==> run C <==
// convolution_stage2
module convolution_stage2 (
          in1,
          in2,
          in3,
          in4,
          in5,
          in6,
          in7,
          in8,
          clk,
          rst,
          start,
          conv_out
  );
input [99:0] in1, in2, in3, in4, in5, in6, in7, in8;
input         clk, rst, start;
output reg [7:0] conv_out;
wire  [3:0]  in1_1, in1_2, in1_3, in1_4, in1_5, in1_6, in1_7, in1_8, in1_9, in1_10, in1_11, in1_12, in1_13;
wire [3:0]   in1_14, in1_15, in1_16, in1_17, in1_18, in1_19, in1_20, in1_21, in1_22, in1_23, in1_24, in1_25;
wire  [3:0]  in2_1, in2_2, in2_3, in2_4, in2_5, in2_6, in2_7, in2_8, in2_9, in2_10, in2_11, in2_12, in2_13;
wire [3:0]   in2_14, in2_15, in2_16, in2_17, in2_18, in2_19, in2_20, in2_21, in2_22, in2_23, in2_24, in2_25;
wire  [3:0]  in3_1, in3_2, in3_3, in3_4, in3_5, in3_6, in3_7, in3_8, in3_9, in3_10, in3_11, in3_12, in3_13;
wire [3:0]   in3_14, in3_15, in3_16, in3_17, in3_18, in3_19, in3_20, in3_21, in3_22, in3_23, in3_24, in3_25;
wire  [3:0]  in4_1, in4_2, in4_3, in4_4, in4_5, in4_6, in4_7, in4_8, in4_9, in4_10, in4_11, in4_12, in4_13;
wire [3:0]   in4_14, in4_15, in4_16, in4_17, in4_18, in4_19, in4_20, in4_21, in4_22, in4_23, in4_24, in4_25;
wire  [3:0]  in5_1, in5_2, in5_3, in5_4, in5_5, in5_6, in5_7, in5_8, in5_9, in5_10, in5_11, in5_12, in5_13;
wire [3:0]   in5_14, in5_15, in5_16, in5_17, in5_18, in5_19, in5_20, in5_21, in5_22, in5_23, in5_24, in5_25;
wire  [3:0]  in6_1, in6_2, in6_3, in6_4, in6_5, in6_6, in6_7, in6_8, in6_9, in6_10, in6_11, in6_12, in6_13;
  ...
Settings: LEC_CHECK=0, ABC_AREA=0, CAP_MARGIN=20, CORE_ASPECT_RATIO=0.5, CORE_MARGIN=4, CORE_UTILIZATION=48, CTS_CLUSTER_DIAMETER=331, CTS_CLUSTER_SIZE=43, GPL_ROUTABILITY_DRIVEN=0, GPL_TIMING_DRIVEN=1, HOLD_SLACK_MARGIN=0.06, MAX_ROUTING_LAYER=met5, PLACE_DENSITY=0.49, SETUP_SLACK_MARGIN=0.21, SLEW_MARGIN=25, TNS_END_PERCENT=15; clock period 10.2 ns.
run.sh (not shown) runs the stock make flow with config.mk's settings and CLKGATE_MAP_FILE=.
==> inputs of run M, as changes to run C <==
ABC_AREA = default   (was 0)
CORE_ASPECT_RATIO = default   (was 0.5)
CORE_MARGIN = 2   (was 4)
CORE_UTILIZATION = 40   (was 48)
CTS_CLUSTER_DIAMETER = default   (was 331)
CTS_CLUSTER_SIZE = default   (was 43)
GPL_ROUTABILITY_DRIVEN = default   (was 0)
GPL_TIMING_DRIVEN = default   (was 1)
HOLD_SLACK_MARGIN = default   (was 0.06)
MAX_ROUTING_LAYER = default   (was met5)
PLACE_DENSITY = default   (was 0.49)
SETUP_SLACK_MARGIN = default   (was 0.21)
SLEW_MARGIN = 20   (was 25)
TNS_END_PERCENT = default   (was 15)
==> flow/constraint.sdc (replaced) <==
create_clock -name core_clock -period 13.5 [get_ports {clk}]
set_input_delay 2.7000 -clock core_clock [delete_from_list [all_inputs] [get_ports {clk}]]
set_output_delay 2.7000 -clock core_clock [all_outputs]
set_load 0.01 [all_outputs]
==> inputs of run H, as changes to run C <==
ABC_AREA = default   (was 0)
CORE_ASPECT_RATIO = default   (was 0.5)
CORE_MARGIN = 2   (was 4)
CORE_UTILIZATION = 72   (was 48)
CTS_CLUSTER_DIAMETER = 85   (was 331)
CTS_CLUSTER_SIZE = default   (was 43)
GPL_ROUTABILITY_DRIVEN = default   (was 0)
GPL_TIMING_DRIVEN = default   (was 1)
HOLD_SLACK_MARGIN = default   (was 0.06)
MAX_ROUTING_LAYER = default   (was met5)
PLACE_DENSITY = default   (was 0.49)
SETUP_SLACK_MARGIN = default   (was 0.21)
SLEW_MARGIN = 20   (was 25)
TNS_END_PERCENT = default   (was 15)
==> flow/constraint.sdc (replaced) <==
create_clock -name core_clock -period 9.75 [get_ports {clk}]
set_input_delay 1.9500 -clock core_clock [delete_from_list [all_inputs] [get_ports {clk}]]
set_output_delay 1.9500 -clock core_clock [all_outputs]
set_load 0.01 [all_outputs]
==> results.py <==
# Synthesis and PnR figures
metrics = {
    "grt": {
        "grtUsageTotal_pct": 30.3,
    },
    "sta": {
        "setup_viol": 5,
        "fin_crit_ns": 12.16,
        "timing.final.ws_setup_ns": -1.96,
    },
    "detailed_routing": {
        "drt-met1-wl_um": 83400,
    },
    "status": {
        "failed_checks": "negative setup slack",
        "status": "failed layout checks",
    },
    "worst_setup_path": {
        "path_class": "in2reg",
    },
    "die": {
        "fp-utilization_pct": 48.6,
    },
}
Source of the figures above: run C

==> results.py <==
# Synthesis and PnR figures
metrics = {
    "worst_setup_path": {
        "worstSetupEndpoint": "conv_out[7]",
        "startpoint": "start",
        "path_class": "in2reg",
    },
    "detailed_routing": {
        "drt-met1-wl_um": 94400,
    },
    "worst_hold_path": {
        "worstHoldStart": "start",
    },
    "grt": {
        "grtUsageTotal_pct": 27.4,
    },
    "sta": {
        "fin_crit_ns": 13.11,
        "setup_viol": 0,
        "timing.final.ws_setup_ns": 0.391,
    },
    "status": {
        "status": "timing/DRC/antenna clean",
    },
    "die": {
        "die_height_um": 400,
        "fp-utilization_pct": 40.3,
    },
}
Source of the figures above: run M

==> results.py <==
# Metrics from the implementation run
metrics = {
    "grt": {
        "grtUsageTotal_pct": 69.7,
    },
    "status": {
        "status": "aborted with a tool error",
        "haltStage": "5_1_grt",
        "error_line": "[ERROR GRT-0116] Global routing finished with congestion. Check the congestion regions in the DRC Viewer.",
    },
    "die": {
        "fp-utilization_pct": 72.5,
    },
    "yosys": {
        "netlist_top_cells_count": "ha_1, inv_1, and3_1, fa_1, nand3_1",
    },
    "place": {
        "dp_hpwl_um": 221000,
    },
}
Source of the figures above: run H


* * *

==> inputs of build 7 <==
Starting RTL as in the previous note.
clock: 9.75 ns
lec_check: 0
abc_area: 1
cap_margin: 20
core_margin: 2
core_utilization: 72
cts_cluster_diameter: 126
place_density_lb_addon: 0.02
slew_margin: 20
==> build 95 (differences from build 7) <==
--- a/flow/config.mk
+++ b/flow/config.mk
@@ -8,7 +8,9 @@
 export ABC_AREA = 1
 export CAP_MARGIN = 20
+export CORE_ASPECT_RATIO = 0.5
 export CORE_MARGIN = 2
-export CORE_UTILIZATION = 72
-export CTS_CLUSTER_DIAMETER = 126
-export PLACE_DENSITY_LB_ADDON = 0.02
+export CORE_UTILIZATION = 67
+export CTS_CLUSTER_DIAMETER = 342
+export CTS_CLUSTER_SIZE = 100
 export SLEW_MARGIN = 20
+export TNS_END_PERCENT = 5
==> flow/constraint.sdc (replaced) <==
create_clock -name core_clock -period 14.0 [get_ports {clk}]
set_input_delay 2.8000 -clock core_clock [delete_from_list [all_inputs] [get_ports {clk}]]
set_output_delay 2.8000 -clock core_clock [all_outputs]
set_load 0.01 [all_outputs]
==> trial 74 (differences from build 7) <==
--- a/flow/config.mk
+++ b/flow/config.mk
@@ -6,9 +6,10 @@
 export NUM_CORES = 4
 export LEC_CHECK = 0
-export ABC_AREA = 1
 export CAP_MARGIN = 20
+export CORE_ASPECT_RATIO = 0.5
 export CORE_MARGIN = 2
-export CORE_UTILIZATION = 72
-export CTS_CLUSTER_DIAMETER = 126
-export PLACE_DENSITY_LB_ADDON = 0.02
+export CORE_UTILIZATION = 67
+export CTS_CLUSTER_DIAMETER = 223
+export CTS_CLUSTER_SIZE = 97
+export SETUP_SLACK_MARGIN = 1.98
 export SLEW_MARGIN = 20
==> flow/constraint.sdc (replaced) <==
create_clock -name core_clock -period 8.15 [get_ports {clk}]
set_input_delay 1.6300 -clock core_clock [delete_from_list [all_inputs] [get_ports {clk}]]
set_output_delay 1.6300 -clock core_clock [all_outputs]
set_load 0.01 [all_outputs]
==> build 65 (differences from build 7) <==
--- a/flow/config.mk
+++ b/flow/config.mk
@@ -6,9 +6,9 @@
 export NUM_CORES = 4
 export LEC_CHECK = 0
-export ABC_AREA = 1
 export CAP_MARGIN = 20
 export CORE_MARGIN = 2
-export CORE_UTILIZATION = 72
-export CTS_CLUSTER_DIAMETER = 126
-export PLACE_DENSITY_LB_ADDON = 0.02
+export CORE_UTILIZATION = 71
+export CTS_CLUSTER_DIAMETER = 200
+export CTS_CLUSTER_SIZE = 41
+export SETUP_SLACK_MARGIN = -0.98
 export SLEW_MARGIN = 20
==> flow/constraint.sdc (replaced) <==
create_clock -name core_clock -period 11.9 [get_ports {clk}]
set_input_delay 2.3800 -clock core_clock [delete_from_list [all_inputs] [get_ports {clk}]]
set_output_delay 2.3800 -clock core_clock [all_outputs]
set_load 0.01 [all_outputs]
==> results.ini <==
[die]
initial_core_util_pct=71.4
die_area_mm2=0.0909
coreArea_mm2=0.0880
die_w_um=301
rows=109

[yosys]
ys_sh_simple_pct=19.6
ys_sh_xor_pct=8.14
synth_nets=10300
topCellsByArea=fa_1, ha_1, and3_1

[outcome]
haltStage=global routing (5_1_grt)
error=[ERROR GRT-0116] Global routing finished with congestion. Check the congestion regions in the DRC Viewer.
status=did not finish

[grt]
grt_use_met3_pct=35.8

[clock_network]
cts-resized-gates=5

the above is filed under build 65

==> results.ini <==
[yosys]
topCellsByArea=fa_1, ha_1, inv_1
ys_sh_xor_pct=2.21

[clock_network]
cts-resized-gates=0

[die]
coreArea_mm2=0.0981
die_area_mm2=0.102
rows=81
die_w_um=450
initial_core_util_pct=67.8

[grt]
grt_use_met3_pct=5.60

[outcome]
status=complete, no violations

the above is filed under build 95

==> results.ini <==
[die]
coreArea_mm2=0.0917
initial_core_util_pct=72.6
die_w_um=308
die_area_mm2=0.0949
rows=111

[yosys]
netlist_instances=9524
ys_sh_xor_pct=2.21
synth_nets=12600
ys_sh_simple_pct=24.1

[outcome]
haltStage=global routing (5_1_grt)
status=did not finish
error=[ERROR GRT-0116] Global routing finished with congestion. Check the congestion regions in the DRC Viewer.

[grt]
grt_use_met3_pct=82.4

[clock_network]
cts-resized-gates=255

the above is filed under build 7

==> results.ini <==
[outcome]
status=complete, but fails checks
check.faults=setup timing

[die]
coreArea_mm2=0.0929
die_area_mm2=0.0964
rows=79

[sta]
setup_violations=6
finalWorstSetupSlack_ns=-4.25

[yosys]
topCellsByArea=fa_1, ha_1, and3_1

[clock_network]
cts-resized-gates=207

[grt]
grt_use_met3_pct=12.9

the above is filed under trial 74


* * *

==> build 45: inputs <==
Starting RTL as in the previous note.
Settings: LEC_CHECK=0, CAP_MARGIN=20, CELL_PAD_IN_SITES_GLOBAL_PLACEMENT=3, CORE_MARGIN=2, CORE_UTILIZATION=27, SLEW_MARGIN=10; clock period 14.0 ns.
==> build 83: changes against build 45 <==
Settings changed: ABC_AREA set to 1, CELL_PAD_IN_SITES_GLOBAL_PLACEMENT 3 to unset, CORE_ASPECT_RATIO set to 1.98, CORE_UTILIZATION 27 to 40, CTS_CLUSTER_DIAMETER set to 342, CTS_CLUSTER_SIZE set to 100, SLEW_MARGIN 10 to 20.
==> trial 27: changes against build 45 <==
Settings changed: ABC_AREA set to 1, CAP_MARGIN 20 to 35, CELL_PAD_IN_SITES_GLOBAL_PLACEMENT 3 to unset, CORE_ASPECT_RATIO set to 1.96, CORE_UTILIZATION 27 to 48, GPL_TIMING_DRIVEN set to 0, MAX_ROUTING_LAYER set to met5, SETUP_SLACK_MARGIN set to -1.28, SLEW_MARGIN 10 to 25.
==> build 18: changes against build 45 <==
Settings changed: ABC_AREA set to 1, CELL_PAD_IN_SITES_GLOBAL_PLACEMENT 3 to unset, CORE_UTILIZATION 27 to 72, CTS_CLUSTER_DIAMETER set to 379, SETUP_SLACK_MARGIN set to -0.62, SLEW_MARGIN 10 to 20.
==> flow/constraint.sdc (replaced) <==
create_clock -name core_clock -period 6.47 [get_ports {clk}]
set_input_delay 1.2940 -clock core_clock [delete_from_list [all_inputs] [get_ports {clk}]]
set_output_delay 1.2940 -clock core_clock [all_outputs]
set_load 0.01 [all_outputs]
==> results <==
| item | build 83 | build 45 | trial 27 | build 18 |
|---|---|---|---|---|
| Final setup viols | 0 | 0 | 1 | - |
| Hold Fails Final Rpt | 0 | 0 | 0 | - |
| Final clock period utilization by the worst path | 0.9632 | 0.9560 | 1.071 | - |
| XORs/XNORs by Area | 0.02205 | 0.08138 | 0.02205 | 0.02205 |
| Class of the most critical hold timing path | in2reg | in2reg | in2reg | - |
| Post-CTS Resized | 0 | 0 | 34 | 206 |
| Result of the run | complete, no violations | complete, no violations | complete, but fails checks | aborted with a tool error |
| Stage where the flow stopped | - | - | - | global routing |
| Violated checks | - | - | negative setup slack | - |
| Worst setup slack before clock tree synthesis | -36.30 ps | 87.68 ps | -3069 ps | -5954 ps |
| Largest stage delay, worst path | 610 ps | 620 ps | 750 ps | - |
| Top sig layer | met5 | met5 | met5 | - |
| Well-Tap Cells | 2120 | 3043 | 1833 | - |
| Final-layout setup total negative slack | 0 ps | 0 ps | -993.5 ps | - |
| Cell with the most instances after synthesis | sky130_fd_sc_hd__inv_1 | sky130_fd_sc_hd__ha_1 | sky130_fd_sc_hd__inv_1 | sky130_fd_sc_hd__inv_1 |
| Clk slew on worst S/H paths | 30 ps | 40 ps | 40 ps | - |

* * *

==> v21: inputs <==
convolution_stage2 again, from the RTL that the note above started with.
Design convolution_stage2, start of the top module:
module convolution_stage2 (
          in1,
          in2,
          in3,
          in4,
          in5,
          in6,
          in7,
          in8,
          clk,
          rst,
          start,
          conv_out
  );
make LEC_CHECK=0 CAP_MARGIN=40 CELL_PAD_IN_SITES_DETAIL_PLACEMENT=2 CORE_MARGIN=6 CORE_UTILIZATION=56 GPL_ROUTABILITY_DRIVEN=0 GPL_TIMING_DRIVEN=1 MAX_ROUTING_LAYER=met4 MIN_ROUTING_LAYER=met2 PLACE_DENSITY_LB_ADDON=0.09 SETUP_SLACK_MARGIN=0.86 SLEW_MARGIN=5 finish   # period 23.1 ns
==> v3 (differences from v21) <==
Settings changed: ABC_AREA from default to 0, CAP_MARGIN 40 to 20, CELL_PAD_IN_SITES_DETAIL_PLACEMENT 2 to default, CORE_ASPECT_RATIO from default to 1.43, CORE_MARGIN 6 to 2, CORE_UTILIZATION 56 to 70, MAX_ROUTING_LAYER met4 to met5, MIN_ROUTING_LAYER met2 to default, PLACE_DENSITY from default to 0.67, PLACE_DENSITY_LB_ADDON 0.09 to default, SETUP_SLACK_MARGIN 0.86 to 1.91, SLEW_MARGIN 5 to 25, TNS_END_PERCENT from default to 95.
==> flow/constraint.sdc (replaced) <==
create_clock -name core_clock -period 10.2 [get_ports {clk}]
set_input_delay 2.0400 -clock core_clock [delete_from_list [all_inputs] [get_ports {clk}]]
set_output_delay 2.0400 -clock core_clock [all_outputs]
set_load 0.01 [all_outputs]
==> v6 (differences from v21) <==
Settings changed: CAP_MARGIN 40 to 20, CELL_PAD_IN_SITES_DETAIL_PLACEMENT 2 to default, CORE_MARGIN 6 to 8, CORE_UTILIZATION 56 to 55, GPL_ROUTABILITY_DRIVEN 0 to default, GPL_TIMING_DRIVEN 1 to default, MAX_ROUTING_LAYER met4 to default, MIN_ROUTING_LAYER met2 to default, PLACE_DENSITY_LB_ADDON 0.09 to 0.24, SETUP_SLACK_MARGIN 0.86 to 1.36, SLEW_MARGIN 5 to 15.
==> flow/constraint.sdc (replaced) <==
create_clock -name core_clock -period 11.1 [get_ports {clk}]
set_input_delay 2.2200 -clock core_clock [delete_from_list [all_inputs] [get_ports {clk}]]
set_output_delay 2.2200 -clock core_clock [all_outputs]
set_load 0.01 [all_outputs]
==> v31 (differences from v21) <==
Settings changed: CAP_MARGIN 40 to 20, CELL_PAD_IN_SITES_DETAIL_PLACEMENT 2 to default, CORE_MARGIN 6 to 2, CORE_UTILIZATION 56 to 70, CTS_CLUSTER_DIAMETER from default to 200, CTS_CLUSTER_SIZE from default to 34, GPL_ROUTABILITY_DRIVEN 0 to default, GPL_TIMING_DRIVEN 1 to default, MAX_ROUTING_LAYER met4 to default, MIN_ROUTING_LAYER met2 to default, PLACE_DENSITY_LB_ADDON 0.09 to default, SETUP_SLACK_MARGIN 0.86 to 2.56, SLEW_MARGIN 5 to 40.
==> flow/constraint.sdc (replaced) <==
create_clock -name core_clock -period 9.76 [get_ports {clk}]
set_input_delay 1.9520 -clock core_clock [delete_from_list [all_inputs] [get_ports {clk}]]
set_output_delay 1.9520 -clock core_clock [all_outputs]
set_load 0.01 [all_outputs]
==> summary of the runs <==
In area after synthesis, v6 and v21 do not differ. v6 reached the layout checks and failed them: setup timing. v21 failed in detailed placement. v3 died in global routing. v31 failed in global routing (GRT-0232). Synthesized cell count is the same in v21 and v31. Of v31 and v6, v6 has the higher die area (gap 26%, measured against v6).
==> figures <==
item	v31	v3	v21	v6
Result of the run	aborted with a tool error	aborted with a tool error	aborted with a tool error	finished with violations
Last stage reached	global routing	global routing	detailed placement	-
Violated checks	-	-	-	setup timing
Number of sinks driven by the clock tree	8	8	-	8
Chip Height	304 µm	362 µm	347 µm	354 µm
Number of clock buffers inserted by TritonCTS	3	3	-	3
Cts hold-fix bufs	0	0	-	0
Placed instance count	10.2k	10.2k	-	10.6k
Clock root cell	clkbuf_16	clkbuf_16	-	clkbuf_16
Placed inst area	0.0812 mm²	0.0813 mm²	-	0.0819 mm²
Gates resized, CTS repair	109	40	-	155
Core area	0.0886 mm²	0.0890 mm²	0.111 mm²	0.114 mm²
Pre-Place Util	0.709	0.706	0.566	0.552
Number of levels the H-tree was split into	1	1	-	1
Die outline width	304 µm	255 µm	347 µm	354 µm
Setup repair bufs after CTS	2	1	-	23
Clock Tree Buf Depth	2	2	-	2
HPWL after DPL	210 mm	209 mm	-	201 mm
